run A:
==> flow/design.v (excerpt) <==
module FAdd(
    input rst,
    input clk,
    input  [31:0]               a,
    input  [31:0]               b,
    output reg [31:0]           c,
    output reg [2:0]           state
);
make LEC_CHECK=0 ABC_AREA=0 CAP_MARGIN=20 CORE_MARGIN=2 CORE_UTILIZATION=68 CTS_CLUSTER_DIAMETER=355 CTS_CLUSTER_SIZE=98 PLACE_DENSITY=0.42 SLEW_MARGIN=20 finish   # period 3.35 ns
run.sh (not shown) runs the stock make flow with config.mk's settings and CLKGATE_MAP_FILE=.
Run A: complete, dirty (setup timing)
Relative to run A, the following input files were edited for run B:
# run A
export LEC_CHECK = 0
export ABC_AREA = 0
export CAP_MARGIN = 20
export CORE_MARGIN = 2
export CORE_UTILIZATION = 68
export CTS_CLUSTER_DIAMETER = 355
export CTS_CLUSTER_SIZE = 98
export PLACE_DENSITY = 0.42
export SLEW_MARGIN = 20
create_clock -name core_clock -period 3.35 [get_ports {clk}]
# run B
export LEC_CHECK = 0
export ABC_AREA = 1
export CAP_MARGIN = 20
export CORE_MARGIN = 2
export CORE_UTILIZATION = 71
export SLEW_MARGIN = 20
create_clock -name core_clock -period 2.18 [get_ports {clk}]
Results
- Run B: it failed during clock tree synthesis, and the tool reported DPL-0038.
- Looking at synthesized instance count, run B sits 972 above run A.
- Run B gives more placed wire-length estimate after detailed placement than run A did.
- Compared with run A, run B shows a lower register area share after synthesis.
- Run comparison: run A top logic cell family in the synthesized netlist AND-OR/OR-AND gates; run B top logic cell family in the synthesized netlist simple AND/OR/NAND/NOR gates
- Number of cell rows, run B vs run A: up by a little under 10%
Inputs modified between run B and run C:
# run B
export LEC_CHECK = 0
export ABC_AREA = 1
export CAP_MARGIN = 20
export CORE_MARGIN = 2
export CORE_UTILIZATION = 71
export SLEW_MARGIN = 20
create_clock -name core_clock -period 2.18 [get_ports {clk}]
# run C
export LEC_CHECK = 0
export ABC_AREA = 1
export CAP_MARGIN = 20
export CORE_MARGIN = 2
export CORE_UTILIZATION = 62
export CTS_CLUSTER_DIAMETER = 350
export CTS_CLUSTER_SIZE = 96
export SLEW_MARGIN = 20
create_clock -name core_clock -period 3.06 [get_ports {clk}]
[summary]
Run C: no failed stages, no open violations at the end. Re yosys-reported design area after synthesis: no difference whatsoever between run B and run C. Going from run B to run C, row count climbed about 7%; flip-flop and latch count after synthesis level; core box area increased by 15% relative to the old numbers; number of placed cells counting well taps dropped 270; placement-stage cell area went down about 12%. When run C is measured against run B, its y dimension of the die turns out 6.8% higher. Looking at area of the chip across both flows, run C is the weaker of the two, with run B ahead.
The inputs of run D differ from those of run C as listed below.
# run C
export LEC_CHECK = 0
export ABC_AREA = 1
export CAP_MARGIN = 20
export CORE_MARGIN = 2
export CORE_UTILIZATION = 62
export CTS_CLUSTER_DIAMETER = 350
export CTS_CLUSTER_SIZE = 96
export SLEW_MARGIN = 20
create_clock -name core_clock -period 3.06 [get_ports {clk}]
# run D
export LEC_CHECK = 0
export CAP_MARGIN = 20
export CORE_ASPECT_RATIO = 0.84
export CORE_MARGIN = 2
export CORE_UTILIZATION = 40
export GPL_TIMING_DRIVEN = 0
export SLEW_MARGIN = 20
create_clock -name core_clock -period 10.0 [get_ports {clk}]
Run D finished every step from synthesis to the final layout, and the layout passed the timing, DRC and antenna checks. From run C to run D the numbers moved as follows: actual transition at the worst max-transition pin picked up an extra 0.10 ns, total power decreased by about 80% relative to the old numbers. Going from run C to run D, instance count after placement with tap cells included shrinks by about 30%. From run C to run D the numbers moved as follows: power density normalized to cell area saw a decrease, layout overhead on the synthesized area has decreased, detailed-route wire length has decreased. Area reported by Yosys stat down 17% in run D wrt run C. Summary of run D over run C: post-detailed-placement cell area -about 17%, critical-path maximum fanout -3. Compared with run C, run D shows synthesized cell count lower by 972.

* * *

The RTL this note starts from:
==> flow/design.v <==
module FAdd(
    input rst,
    input clk,
    input  [31:0]               a,
    input  [31:0]               b,
    output reg [31:0]           c,
    output reg [2:0]           state
);
    parameter NAN = 32'b01111111100000000000000000000001;  
    parameter ZERO = 32'b0;  
    wire a_s = a[31];
    wire b_s = b[31];
    wire [7:0] a_e = a[30:23];
    wire [7:0] b_e = b[30:23];
    wire [22:0] a_m = a[22:0];
    wire [22:0] b_m = b[22:0];
    wire a_e_max = a_e == 8'b11111111;
    wire b_e_max = b_e == 8'b11111111;
    wire a_e_min = a_e == 8'b0;
    wire b_e_min = b_e == 8'b0;
    wire a_m_min = a_m == 23'b0;
    wire b_m_min = b_m == 23'b0;
    wire a_inf = a_e_max & a_m_min;
    wire b_inf = b_e_max & b_m_min;
    wire a_nan = a_e_max & ~a_m_min;
    wire b_nan = b_e_max & ~b_m_min;
    wire a_zero = a_e_min & a_m_min;
    wire b_zero = b_e_min & b_m_min;
    wire a_denorm = a_e_min & ~a_m_min;
    wire b_denorm = b_e_min & ~b_m_min;
    wire inverse = (a_s ^ b_s) & (a_e == b_e) & (a_m == b_m);
    wire special_case = a_nan | b_nan | a_inf | b_inf | a_zero | b_zero | inverse;
    wire [31:0] special_output = (a_nan | b_nan) ? NAN :
    a_inf ? ((b_inf & (a_s ^ b_s)) ? NAN : a) :
    b_inf ? b :
    a_zero ? ((b_zero & (a_s ^ b_s) ? ZERO : b)) :
    b_zero ? a :
    inverse ? ZERO : 32'hffffffff;
    reg a_sign;
    reg b_sign;
    reg [26:0] a_add;
    reg [26:0] b_add;
    reg [7:0] a_exp;
    reg [7:0] b_exp;
    parameter READ = 3'd0,
    ALIGN = 3'd1,
    ADD = 3'd2,
    NORM = 3'd3,
    DENORM = 3'd4,
    ROUND = 3'd5,
    PACK = 3'd6,
    OUTPUT = 3'd7;
    reg c_sign;
    reg[27:0] c_add;
    reg[7:0] c_exp;
always @(posedge clk) begin
if (!rst) begin
    state <= READ;
end
else begin
case (state)
READ: begin
    a_sign <= a_s;
    b_sign <= b_s;
    a_add <= {~a_denorm, a_m, 3'b0};
    b_add <= {~b_denorm, b_m, 3'b0};
    a_exp <= a_denorm ? 8'b1 : a_e;
    b_exp <= b_denorm ? 8'b1 : b_e;
    c <= special_output;
    state <= special_case ? OUTPUT : ALIGN;
end
ALIGN: begin
    if (a_exp > b_exp) begin
        b_exp <= b_exp + 1;
        b_add <= b_add >> 1;
        b_add[0] <= b_add[0] | b_add[1];  
    end else if (a_exp < b_exp) begin
        a_exp <= a_exp + 1;
        a_add <= a_add >> 1;
        a_add[0] <= a_add[0] | a_add[1];
    end else begin
        state <= ADD;
    end
end
ADD: begin
    c_exp <= a_exp;
    if (a_sign == b_sign) begin
        c_add <= a_add + b_add;
        c_sign <= a_sign;
    end else if (a_add > b_add) begin
        c_add <= a_add - b_add;
        c_sign <= a_sign;
    end else begin
        c_add <= b_add - a_add;
        c_sign <= b_sign;
    end
    state <= NORM;
end
NORM: begin
    if (c_add[27]) begin  
        c_exp <= c_exp + 1;
        c_add <= c_add >> 1;
        c_add[0] <= c_add[0] | c_add[1];
    end else if (~c_add[26] & c_exp != 8'b0) begin  
        c_exp <= c_exp - 1;
        c_add <= c_add << 1;
    end else begin
        state <= DENORM;
    end
end
DENORM: begin
    if (c_exp == 8'b0) begin  
        c_exp <= c_exp + 1;
        c_add <= c_add >> 1;
        c_add[0] <= c_add[0] | c_add[1];
    end
    state <= ROUND;
end
ROUND: begin
    if (c_add[2] & (c_add[1] | c_add[0] | c_add[3])) begin
        c_add <= c_add + 4'b1000;
    end
    state <= PACK;
end
PACK: begin
    c[31] <= c_sign;
    c[22:0] <= c_add[25:3];
    if (c_exp == 8'b11111111) begin  
        c[30:0] <= {8'b11111111, 23'b0};
    end else if (c_add[27]) begin  
        c[30:23] <= c_exp + 1;
    end else if (~c_add[26]) begin  
        c[30:23] <= c_exp - 1;
    end else begin
        c[30:23] <= c_exp;
    end
    state <= OUTPUT;
end
OUTPUT: begin
end
endcase
end
end
endmodule
==> flow/config.mk <==
export PLATFORM = sky130hd
export DESIGN_NAME = FAdd
export DESIGN_NICKNAME = FAdd
export VERILOG_FILES = /design/flow/design.v
export SDC_FILE = /design/flow/constraint.sdc
export NUM_CORES = 4
export LEC_CHECK = 0
export CAP_MARGIN = 20
export CORE_ASPECT_RATIO = 1.03
export CORE_MARGIN = 3
export CORE_UTILIZATION = 65
export CTS_CLUSTER_DIAMETER = 29
export GPL_ROUTABILITY_DRIVEN = 1
export MIN_ROUTING_LAYER = met1
export SETUP_SLACK_MARGIN = 1.09
export SLEW_MARGIN = 20
export TNS_END_PERCENT = 100
==> flow/constraint.sdc <==
create_clock -name core_clock -period 3.67 [get_ports {clk}]
set_input_delay 0.7340 -clock core_clock [delete_from_list [all_inputs] [get_ports {clk}]]
set_output_delay 0.7340 -clock core_clock [all_outputs]
set_load 0.01 [all_outputs]
The baseline died in 5_1_grt, error GRT-0232.
Change:
--- a/flow/config.mk
+++ b/flow/config.mk
@@ -11,2 +11,3 @@
-export CORE_UTILIZATION = 65
-export CTS_CLUSTER_DIAMETER = 29
+export CORE_UTILIZATION = 40
+export CTS_CLUSTER_DIAMETER = 395
+export CTS_CLUSTER_SIZE = 99
@@ -15 +16,2 @@
-export SETUP_SLACK_MARGIN = 1.09
+export PLACE_DENSITY_LB_ADDON = 0.27
+export SETUP_SLACK_MARGIN = -0.26
@@ -17 +18,0 @@
-export TNS_END_PERCENT = 100
==> flow/constraint.sdc (replaced) <==
create_clock -name core_clock -period 3.3 [get_ports {clk}]
set_input_delay 0.6600 -clock core_clock [delete_from_list [all_inputs] [get_ports {clk}]]
set_output_delay 0.6600 -clock core_clock [all_outputs]
set_load 0.01 [all_outputs]
Effect: With this change the flow ran to the end with violations: setup timing. Synthesized area does not change. Die area rose by 60%. Synthesized cell count stays the same.
No activity file was given, so power comes from the tool's default toggle rates.
